==> 10-25: inputs <==
==> flow/design.v <==
module uart_rx
  #(parameter CLKS_PER_BIT = 104)
  (
   input        i_Clock,
   input        i_Rst,
   input        i_Rx_Serial,
   output reg [15:0] o_Rx_Byte,
  output reg square_wave,
  output reg pin1,
  output  reg pin2
  );
  parameter s_IDLE         = 3'b000;
  parameter s_RX_START_BIT = 3'b001;
  parameter s_RX_DATA_BITS = 3'b010;
  parameter s_RX_STOP_BIT  = 3'b011;
  parameter s_CLEANUP      = 3'b100;
  reg  [7:0] data_check;
  reg [7:0] first_8bit;
  reg [7:0] second_8bit;
  reg           r_Rx_Data_R;
  reg           r_Rx_Data;
  reg [15:0]     r_Clock_Count;
  reg [4:0]     r_Bit_Index;  
  reg [15:0]     r_Rx_Byte;
  reg [2:0]     r_SM_Main;
wire [60:0] distZ = 61'hFFFFFFFFFFFFFF;
reg [23:0] counter;
reg toggle;
reg toggle_n;
wire [23:0] store;
wire [15:0] distA;
reg [15:0] distB;
reg stop;
reg [15:0] rpm;
assign distA =40*distZ;
assign store = (rpm == 16'd0) ? 24'hFFFFFF : (18 * 100000)/ rpm;
  always @(posedge i_Clock)
    begin
    if (i_Rst)
    begin
      r_Rx_Data_R <= 1'b1;
      r_Rx_Data   <= 1'b1;
      o_Rx_Byte   <= 16'd0;
      rpm         <= 16'd0;
      counter     <= 24'd0;
      toggle      <= 1'b1;
      distB       <= 16'd0;
      stop        <= 1'b0;
      square_wave <= 1'b1;
      pin1        <= 1'b0;
      pin2        <= 1'b0;
    end
    else
    begin
      r_Rx_Data_R <= i_Rx_Serial;
      r_Rx_Data   <= i_Rx_Serial;
     o_Rx_Byte[15:8] <= second_8bit;
     o_Rx_Byte[7:0] <= first_8bit;
     rpm <= {second_8bit, first_8bit};
toggle_n = toggle;
if (stop==0)
begin
counter <= counter + 1;
if (counter >= store )
begin
toggle_n = ~toggle;
toggle <= toggle_n;
counter<=0;
if (second_8bit[7] == 0)
begin
pin1 <= 0;
pin2 <= 1;
end
else
begin
pin1 <= 1;
pin2 <= 0;
end
if (toggle_n==0)
begin
distB <= distB +1;
end
end
if (distB ==distA)
begin
stop <= 1;
end
else
begin
square_wave <= toggle_n;
end
end
end
end
always @(posedge i_Clock)
begin
    if (i_Rst)
    begin
      r_SM_Main     <= s_IDLE;
      r_Clock_Count <= 16'd0;
      r_Bit_Index   <= 5'd0;
      r_Rx_Byte     <= 16'd0;
      data_check    <= 8'h00;
      first_8bit    <= 8'h00;
      second_8bit   <= 8'h00;
    end
    else
      case (r_SM_Main)
        s_IDLE :
          begin
            r_Clock_Count <= 0;
            r_Bit_Index   <= 0;
            if (r_Rx_Data == 1'b0)           
              r_SM_Main <= s_RX_START_BIT;
            else
              r_SM_Main <= s_IDLE;
          end
        s_RX_START_BIT :
          begin
            if (r_Clock_Count == (CLKS_PER_BIT-1)/2)
              begin
                if (r_Rx_Data == 1'b0)
                  begin
                    r_Clock_Count <= 0;   
                    r_SM_Main     <= s_RX_DATA_BITS;
                  end
                else
                  r_SM_Main <= s_IDLE;
              end
            else
              begin
                r_Clock_Count <= r_Clock_Count + 1;
                r_SM_Main     <= s_RX_START_BIT;
              end
          end  
        s_RX_DATA_BITS :
          begin
            if (r_Clock_Count < CLKS_PER_BIT-1)
              begin
                r_Clock_Count <= r_Clock_Count + 1;
                r_SM_Main     <= s_RX_DATA_BITS;
              end
            else
              begin
                r_Clock_Count          <= 0;
                r_Rx_Byte[r_Bit_Index] <= r_Rx_Data;
                if (r_Bit_Index < 8)
                  begin
                    r_Bit_Index <= r_Bit_Index + 1;
                    r_SM_Main   <= s_RX_DATA_BITS;
                  end
                else
                  begin
						 if (data_check == 8'h01)
						 begin
                   first_8bit <= r_Rx_Byte[7:0];
						 data_check <= 8'h00;
						 end
						 if (data_check == 8'h00)
						 begin
					second_8bit <= r_Rx_Byte[7:0];
						 data_check <= 8'h01;
						 end
                    r_Bit_Index <= 0;
                    r_SM_Main   <= s_RX_STOP_BIT;
                  end
              end
          end  
        s_RX_STOP_BIT :
          begin
            if (r_Clock_Count < CLKS_PER_BIT-1)
              begin
                r_Clock_Count <= r_Clock_Count + 1;
                r_SM_Main     <= s_RX_STOP_BIT;
              end
            else
              begin
                r_Clock_Count <= 0;
                r_SM_Main     <= s_CLEANUP;
              end
          end  
        s_CLEANUP :
          begin
            r_SM_Main <= s_IDLE;
          end
        default :
          r_SM_Main <= s_IDLE;
      endcase
    end
endmodule  
==> flow/run.sh <==
#!/bin/bash
# the make line also repeats each setting of config.mk as NAME=value (left out here)
make -C /OpenROAD-flow-scripts/flow DESIGN_CONFIG=/design/flow/config.mk WORK_HOME=/design/flow/orfs CLKGATE_MAP_FILE= finish
==> flow/config.mk <==
export PLATFORM = sky130hd
export DESIGN_NAME = uart_rx
export DESIGN_NICKNAME = uart_rx
export VERILOG_FILES = /design/flow/design.v
export SDC_FILE = /design/flow/constraint.sdc
export NUM_CORES = 4
export LEC_CHECK = 0
export CAP_MARGIN = 35
export CORE_MARGIN = 2
export CORE_UTILIZATION = 54
export CTS_CLUSTER_SIZE = 69
export GPL_ROUTABILITY_DRIVEN = 0
export GPL_TIMING_DRIVEN = 0
export HOLD_SLACK_MARGIN = 0.01
export MAX_ROUTING_LAYER = met4
export MIN_ROUTING_LAYER = met1
export SETUP_SLACK_MARGIN = 5.0
export SLEW_MARGIN = 20
export TNS_END_PERCENT = 95
==> flow/constraint.sdc <==
create_clock -name core_clock -period 152.0 [get_ports {i_Clock}]
set_input_delay 30.4000 -clock core_clock [delete_from_list [all_inputs] [get_ports {i_Clock}]]
set_output_delay 30.4000 -clock core_clock [all_outputs]
set_load 0.01 [all_outputs]
==> 08-14: changes against 10-25 <==
Settings changed: ABC_AREA set to 1, CAP_MARGIN 35 to 20, CORE_UTILIZATION 54 to 72, CTS_CLUSTER_SIZE 69 to 99, GPL_ROUTABILITY_DRIVEN 0 to not set, GPL_TIMING_DRIVEN 0 to not set, HOLD_SLACK_MARGIN 0.01 to not set, MAX_ROUTING_LAYER met4 to not set, MIN_ROUTING_LAYER met1 to not set, SETUP_SLACK_MARGIN 5.0 to not set, TNS_END_PERCENT 95 to not set.
==> flow/constraint.sdc (replaced) <==
create_clock -name core_clock -period 100.0 [get_ports {i_Clock}]
set_input_delay 20.0000 -clock core_clock [delete_from_list [all_inputs] [get_ports {i_Clock}]]
set_output_delay 20.0000 -clock core_clock [all_outputs]
set_load 0.01 [all_outputs]
==> 03-28: changes against 10-25 <==
Settings changed: ABC_AREA set to 1, CAP_MARGIN 35 to 20, CORE_UTILIZATION 54 to 72, CTS_CLUSTER_SIZE 69 to not set, GPL_ROUTABILITY_DRIVEN 0 to not set, GPL_TIMING_DRIVEN 0 to not set, HOLD_SLACK_MARGIN 0.01 to not set, MIN_ROUTING_LAYER met1 to not set, PLACE_DENSITY_LB_ADDON set to 0.2, SETUP_SLACK_MARGIN 5.0 to not set, TNS_END_PERCENT 95 to not set.
==> flow/constraint.sdc (replaced) <==
create_clock -name core_clock -period 74.7 [get_ports {i_Clock}]
set_input_delay 14.9400 -clock core_clock [delete_from_list [all_inputs] [get_ports {i_Clock}]]
set_output_delay 14.9400 -clock core_clock [all_outputs]
set_load 0.01 [all_outputs]
==> 10-17: changes against 10-25 <==
Settings changed: ABC_AREA set to 1, CAP_MARGIN 35 to 20, CORE_UTILIZATION 54 to 72, CTS_CLUSTER_SIZE 69 to 15, GPL_TIMING_DRIVEN 0 to not set, HOLD_SLACK_MARGIN 0.01 to not set, MAX_ROUTING_LAYER met4 to not set, MIN_ROUTING_LAYER met1 to not set, PLACE_DENSITY_LB_ADDON set to 0.01, SETUP_SLACK_MARGIN 5.0 to -0.35, TNS_END_PERCENT 95 to not set.
==> flow/constraint.sdc (replaced) <==
create_clock -name core_clock -period 13.3 [get_ports {i_Clock}]
set_input_delay 2.6600 -clock core_clock [delete_from_list [all_inputs] [get_ports {i_Clock}]]
set_output_delay 2.6600 -clock core_clock [all_outputs]
set_load 0.01 [all_outputs]
==> comparison table <==
Outcome: 08-14 finished clean; 10-17 aborted with a tool error; 03-28 finished clean; 10-25 finished clean
Last stage reached: 08-14 -; 10-17 detailed placement; 03-28 -; 10-25 -
Complex-gate fraction of the synthesized area: 08-14 0.203; 10-17 0.203; 03-28 0.203; 10-25 0.305
Post-route fraction of the period consumed by the critical path: 08-14 0.790; 10-17 -; 03-28 0.917; 10-25 0.715
Tightest slew margin relative to the limit: 08-14 0.327; 10-17 -; 03-28 0.306; 10-25 0.336
Post-place instance area: 08-14 29,600 µm²; 10-17 -; 03-28 29,700 µm²; 10-25 31,400 µm²
Chip area estimate from yosys synthesis: 08-14 29,100 µm²; 10-17 29,100 µm²; 03-28 29,100 µm²; 10-25 30,000 µm²
# Post-CTS Setup Buffers: 08-14 0; 10-17 -; 03-28 0; 10-25 0
Area fraction of clock buffers and clock inverters: 08-14 0.0206; 10-17 -; 03-28 0.0185; 10-25 0.0181
Worst setup slack after layout: 08-14 21.03 ns; 10-17 -; 03-28 6.23 ns; 10-25 43.38 ns
Area of all placed cells without fillers: 08-14 30,300 µm²; 10-17 -; 03-28 31,200 µm²; 10-25 32,000 µm²
Area leader share: 08-14 0.169; 10-17 0.169; 03-28 0.169; 10-25 0.164
Total area of multi-input combinational cells: 08-14 23,800 µm²; 10-17 -; 03-28 24,200 µm²; 10-25 26,500 µm²
Depth of the worst register-to-register path: 08-14 467; 10-17 -; 03-28 470; 10-25 471
Capture instance of the worst register-to-register path: 08-14 distB[15]$_SDFFE_PP0P_; 10-17 -; 03-28 distB[15]$_SDFFE_PP0P_; 10-25 distB[11]$_SDFFE_PP0P_
Setup crit end kind: 08-14 flip-flop; 10-17 -; 03-28 flip-flop; 10-25 flip-flop
Total count of max-transition violations in the final report: 08-14 0; 10-17 -; 03-28 0; 10-25 0
Hold buffers post-CTS: 08-14 0; 10-17 -; 03-28 0; 10-25 0
Launching instance or port of the critical path: 08-14 o_Rx_Byte[1]$_SDFF_PP0_; 10-17 -; 03-28 o_Rx_Byte[1]$_SDFF_PP0_; 10-25 o_Rx_Byte[0]$_SDFF_PP0_
Clock buffer depth: 08-14 2; 10-17 -; 03-28 2; 10-25 2
Max-cap viol count: 08-14 0; 10-17 -; 03-28 0; 10-25 0
Std-Cell Core Area: 08-14 39,800 µm²; 10-17 39,800 µm²; 03-28 39,800 µm²; 10-25 55,000 µm²
Number of clock sinks: 08-14 114; 10-17 -; 03-28 114; 10-25 114
Number of endpoints failing setup at the final stage: 08-14 0; 10-17 -; 03-28 0; 10-25 0
Instance count along the most critical hold path: 08-14 2; 10-17 -; 03-28 2; 10-25 1
